==> build 50 <==
## cpu_design
module cpu_design (reset, clock, write_read, M_address, M_data_in, M_data_out,overflow,status);
clock: 4.02 ns
lec_check: 0
cap_margin: 20
core_aspect_ratio: 0.72
core_margin: 2
core_utilization: 72
cts_cluster_diameter: 376
cts_cluster_size: 100
place_density: 0.37
slew_margin: 20
tns_end_percent: 45
run.sh (not shown) runs the stock make flow with config.mk's settings and CLKGATE_MAP_FILE=.
==> inputs of trial 4, as changes to build 50 <==
Settings changed: CORE_UTILIZATION 72 to 70, CTS_CLUSTER_DIAMETER 376 to not set, CTS_CLUSTER_SIZE 100 to 47, PLACE_DENSITY 0.37 to not set, SETUP_SLACK_MARGIN set to -0.22, TNS_END_PERCENT 45 to 5.
==> flow/constraint.sdc (replaced) <==
create_clock -name core_clock -period 2.78 [get_ports {clock}]
set_input_delay 0.5560 -clock core_clock [delete_from_list [all_inputs] [get_ports {clock}]]
set_output_delay 0.5560 -clock core_clock [all_outputs]
set_load 0.01 [all_outputs]
==> summary of the runs <==
In synthesized cell count, build 50 and trial 4 do not differ. Die area: trial 4 is higher than build 50 (2.8%). Trial 4 failed in clock tree synthesis (4_1_cts), error DPL-0033. Build 50 aborted during global routing (5_1_grt), error GRT-0232. In area after synthesis, build 50 and trial 4 do not differ.

---

==> inputs of quartz <==
==> flow/design.v <==
module cpu_design (reset, clock, write_read, M_address, M_data_in, M_data_out,overflow,status);
input reset,clock;
input[7:0] M_data_in;
output reg write_read,overflow;
output reg [7:0] M_data_out;
output reg[11:0] M_address;
reg[15:0] IR;
reg[7:0] MDR;
reg[11:0] MAR,PC;
reg [7:0]R0;
reg [7:0]R1;
reg [7:0]R2;
reg [7:0]R3;
reg [7:0]A;
reg [8:0]F;
output reg[2:0] status;
parameter idle=4'b0000, load=4'b0001, move=4'b0010, add=4'b0011, sub=4'b0100, AND=4'b0101;
parameter OR=4'b0110, XOR=4'b0111, shrp=4'b1000, shlp=4'b1001, swap=4'b1010, jmp=4'b1011;
parameter jz=4'b1100, read=4'b1101, write=4'b1110, stop=4'b1111; 
always@(*)  
begin
	if((reset==1)&&(status==3)&&(IR[15:12]==write)) 
		write_read=1'b1; 
	else
		write_read=1'b0; 
	M_address=MAR;
	M_data_out=MDR;
	overflow=F[8]^F[7];
 end
always @(negedge clock or negedge reset) 
begin
	if(reset==1'b0)
	begin
		MAR<=12'b000000000000;
		status<=3'b000; 
	end
	else  
		case (status)
			3'b000: begin
						status<=3'b001;
						MAR<=PC;
						case(IR[9:8])
							2'b00: A<=R0;
							2'b01: A<=R1;
							2'b10: A<=R2;
							2'b11: A<=R3;
						endcase
					end
			3'b001: begin
						if(IR[15:12]==stop)status<=1;
						else if (IR[15:12]==swap|| (IR[15:12]==jmp)|| IR[15:12]==jz || IR[15:12]==read || IR[15:12]==write) 
							status<=3'b010;
						else
							status<=3'b000;
					end
			3'b010:begin 
						if(IR[15:12]==swap)
							status <= 3'b000;
						else if ((IR[15:12]==jmp)||(IR[15:12]==read)||(IR[15:12]==write))
						begin
							MAR <= IR[11:0];
							status <= 3'b011;
						end
						else if((IR[15:12]==jz)&& (R0[7:0] == 8'b0000_0000)) 
						begin
							MAR <= IR[11:0];
							status <= 3'b011;
						end
						else
						begin
							MAR <= PC;
							status <= 3'b011;
						end
					end
			3'b011:begin
						if((IR[15:12]==write) || (IR[15:12]==read))
						begin
							MAR<=PC;
							status<=3'b100;
						end
						else
							status<=3'b000;
					 end
			3'b100:begin
						status<=3'b000;
					 end
			default:status<=3'b000;
		endcase
end
always@(posedge clock or negedge reset) 
begin
	if(reset==1'b0) 
	begin
		IR<=16'h0000;
		PC<=12'b000000000000;
		MDR<=8'b00000000;
		R0<=8'b00000000;
		R1<=8'b00000000;
		R2<=8'b00000000;
		F=9'b000000000;
		R3<=8'b00000000; 
	end
	else
	begin
		case (status)
			3'b000: begin
						IR[15:8]<=M_data_in;
						IR[7:0]<=8'b00000000; 
						PC<=PC+12'b000000000001; 
					end  
			3'b001: begin  
						case(IR[15:12]) 
							load: R0<={4'b0000,IR[11:8]}; 
							swap:begin
									case(IR[11:10])
										2'b00:begin
													case(IR[9:8])
														2'b00:R0<=R0;
														2'b01:R1<=R0;
														2'b10:R2<=R0;
														2'b11:R3<=R0;
													endcase
												end
										2'b01:begin
													case(IR[9:8])
														2'b00:R0<=R1;
														2'b01:R1<=R1;
														2'b10:R2<=R1;
														2'b11:R3<=R1;
													endcase
												end
										2'b10:begin
													case(IR[9:8])
														2'b00:R0<=R2;
														2'b01:R1<=R2;
														2'b10:R2<=R2;
														2'b11:R3<=R2;
													endcase
												end
										2'b11:begin
													case(IR[9:8])
														2'b00:R0<=R3;
														2'b01:R1<=R3;
														2'b10:R2<=R3;
														2'b11:R3<=R3;
													endcase
												end
									endcase
								  end
							shlp:begin 
									case(IR[11:10]) 
										2'b00:R0<=R0<<1;
										2'b01:R1<=R1<<1;
										2'b10:R2<=R2<<1;
										2'b11:R3<=R3<<1;
									endcase
								  end
							shrp:begin
									case(IR[11:10]) 
										2'b00:R0<=R0>>1;
										2'b01:R1<=R1>>1;
										2'b10:R2<=R2>>1;
										2'b11:R3<=R3>>1;
									endcase
								  end
							add:begin
									case(IR[11:10])
										2'b00:begin
													F=A+R0;
													R0<=F[7:0];
												end
										2'b01:begin
													F=A+R1;
													R1<=F[7:0];
												end
										2'b10:begin
													F=A+R2;
													R2<=F[7:0];
												end
										2'b11:begin
													F=A+R3;
													R3<=F[7:0];
												end
									endcase
								 end
							sub:begin
									case(IR[11:10])
										2'b00:begin
													F=R0-A;
													R0<=F[7:0];
												end
										2'b01:begin
													F=R1-A;
													R1<=F[7:0];
												end
										2'b10:begin
													F=R2-A;
													R2<=F[7:0];
												end
										2'b11:begin
													F=R3-A;
													R3<=F[7:0];
												end
									endcase
								 end
							move:begin
										case(IR[11:10])
											2'b00:R0<=A;
											2'b01:R1<=A;
											2'b10:R2<=A;
											2'b11:R3<=A;
										endcase
								  end
							AND:begin
									case(IR[11:10])
										2'b00:R0=R0 & A;
										2'b01:R1=R1 & A;
										2'b10:R2=R2 & A;
										2'b11:R3=R3 & A;
									endcase
								 end
							OR:begin
									case(IR[11:10])
										2'b00:R0=R0 | A;
										2'b01:R1=R1 | A;
										2'b10:R2=R2 | A;
										2'b11:R3=R3 | A;
									endcase
								end
							XOR:begin
									case(IR[11:10])
										2'b00:R0=R0 ^ A;
										2'b01:R1=R1 ^ A;
										2'b10:R2=R2 ^ A;
										2'b11:R3=R3 ^ A;
									endcase
								 end
							default:;
						endcase
					end 
			3'b010:begin
						case(IR[15:12])
							swap:begin
									case(IR[11:10])
										2'b00:R0<=A;
										2'b01:R1<=A;
										2'b10:R2<=A;
										2'b11:R3<=A;
									endcase
								  end
							read:begin
									IR[7:0]<=M_data_in;
									PC<=PC+12'b000000000001;
								  end
							write:begin
										IR[7:0]<=M_data_in;
										PC<=PC+12'b000000000001;
										MDR<=R0;
									end
							jmp:begin
									IR[7:0]<=M_data_in;
									PC<=PC+12'b000000000001;
								 end
							jz:begin
									IR[7:0]<=M_data_in;
									PC<=PC+12'b000000000001;
								end
						endcase
					 end
			3'b011:begin
						case(IR[15:12])
							jmp:begin
										PC<=IR[11:0];
									end
							jz:begin
									if(R0==8'b00000000)
										PC<=IR[11:0];
								end
							read:begin
									R0<=M_data_in;
								end
							default:;
						endcase
					 end
			3'b100:begin
					 end
			default:; 
		endcase
	end
end 
endmodule
==> flow/run.sh <==
#!/bin/bash
# the make line also repeats each setting of config.mk as NAME=value (left out here)
make -C /OpenROAD-flow-scripts/flow DESIGN_CONFIG=/design/flow/config.mk WORK_HOME=/design/flow/orfs CLKGATE_MAP_FILE= finish
==> flow/config.mk <==
export PLATFORM = sky130hd
export DESIGN_NAME = cpu_design
export DESIGN_NICKNAME = cpu_design
export VERILOG_FILES = /design/flow/design.v
export SDC_FILE = /design/flow/constraint.sdc
export NUM_CORES = 4
export LEC_CHECK = 0
export CAP_MARGIN = 20
export CORE_MARGIN = 2
export CORE_UTILIZATION = 68
export SLEW_MARGIN = 20
==> flow/constraint.sdc <==
create_clock -name core_clock -period 7.69 [get_ports {clock}]
set_input_delay 1.5380 -clock core_clock [delete_from_list [all_inputs] [get_ports {clock}]]
set_output_delay 1.5380 -clock core_clock [all_outputs]
set_load 0.01 [all_outputs]
==> inputs of sierra, as changes to quartz <==
CORE_UTILIZATION = 65   (was 68)
==> flow/constraint.sdc (replaced) <==
create_clock -name core_clock -period 2.78 [get_ports {clock}]
set_input_delay 0.5560 -clock core_clock [delete_from_list [all_inputs] [get_ports {clock}]]
set_output_delay 0.5560 -clock core_clock [all_outputs]
set_load 0.01 [all_outputs]
==> inputs of willow, as changes to quartz <==
CORE_MARGIN = 3   (was 2)
CORE_UTILIZATION = 40   (was 68)
HOLD_SLACK_MARGIN = -0.04   (was not set)
==> flow/constraint.sdc (replaced) <==
create_clock -name core_clock -period 8.0 [get_ports {clock}]
set_input_delay 1.6000 -clock core_clock [delete_from_list [all_inputs] [get_ports {clock}]]
set_output_delay 1.6000 -clock core_clock [all_outputs]
set_load 0.01 [all_outputs]
==> qor summary <==
item                                                                   willow                  sierra               quartz
Wire length on met2                                                 19,810 µm                       -            17,400 µm
Non-Clock Inverter Count                                                   74                       -                   74
Run status                                   no timing/DRC/antenna violations  stopped before the end  no timing/DRC/antenna violations
Failing step                                                                -                 5_1_grt                    -
Final Wtd Congestion                                                   0.9878                   1.153                1.051
Final antenna-violating net count                                           0                       -                    0
Logic depth of the worst setup path including buffers                       4                       -                    4
Area of the die                                                   0.02924 mm²             0.01780 mm²          0.01704 mm²
Slowest stage cell on the critical path                               dfrtn_1                       -              dfrtn_1
Area taken by flip-flops and latches                             0.002370 mm²                       -         0.002370 mm²
Violation count after the first detailed-route iteration                1,429                       -                2,086
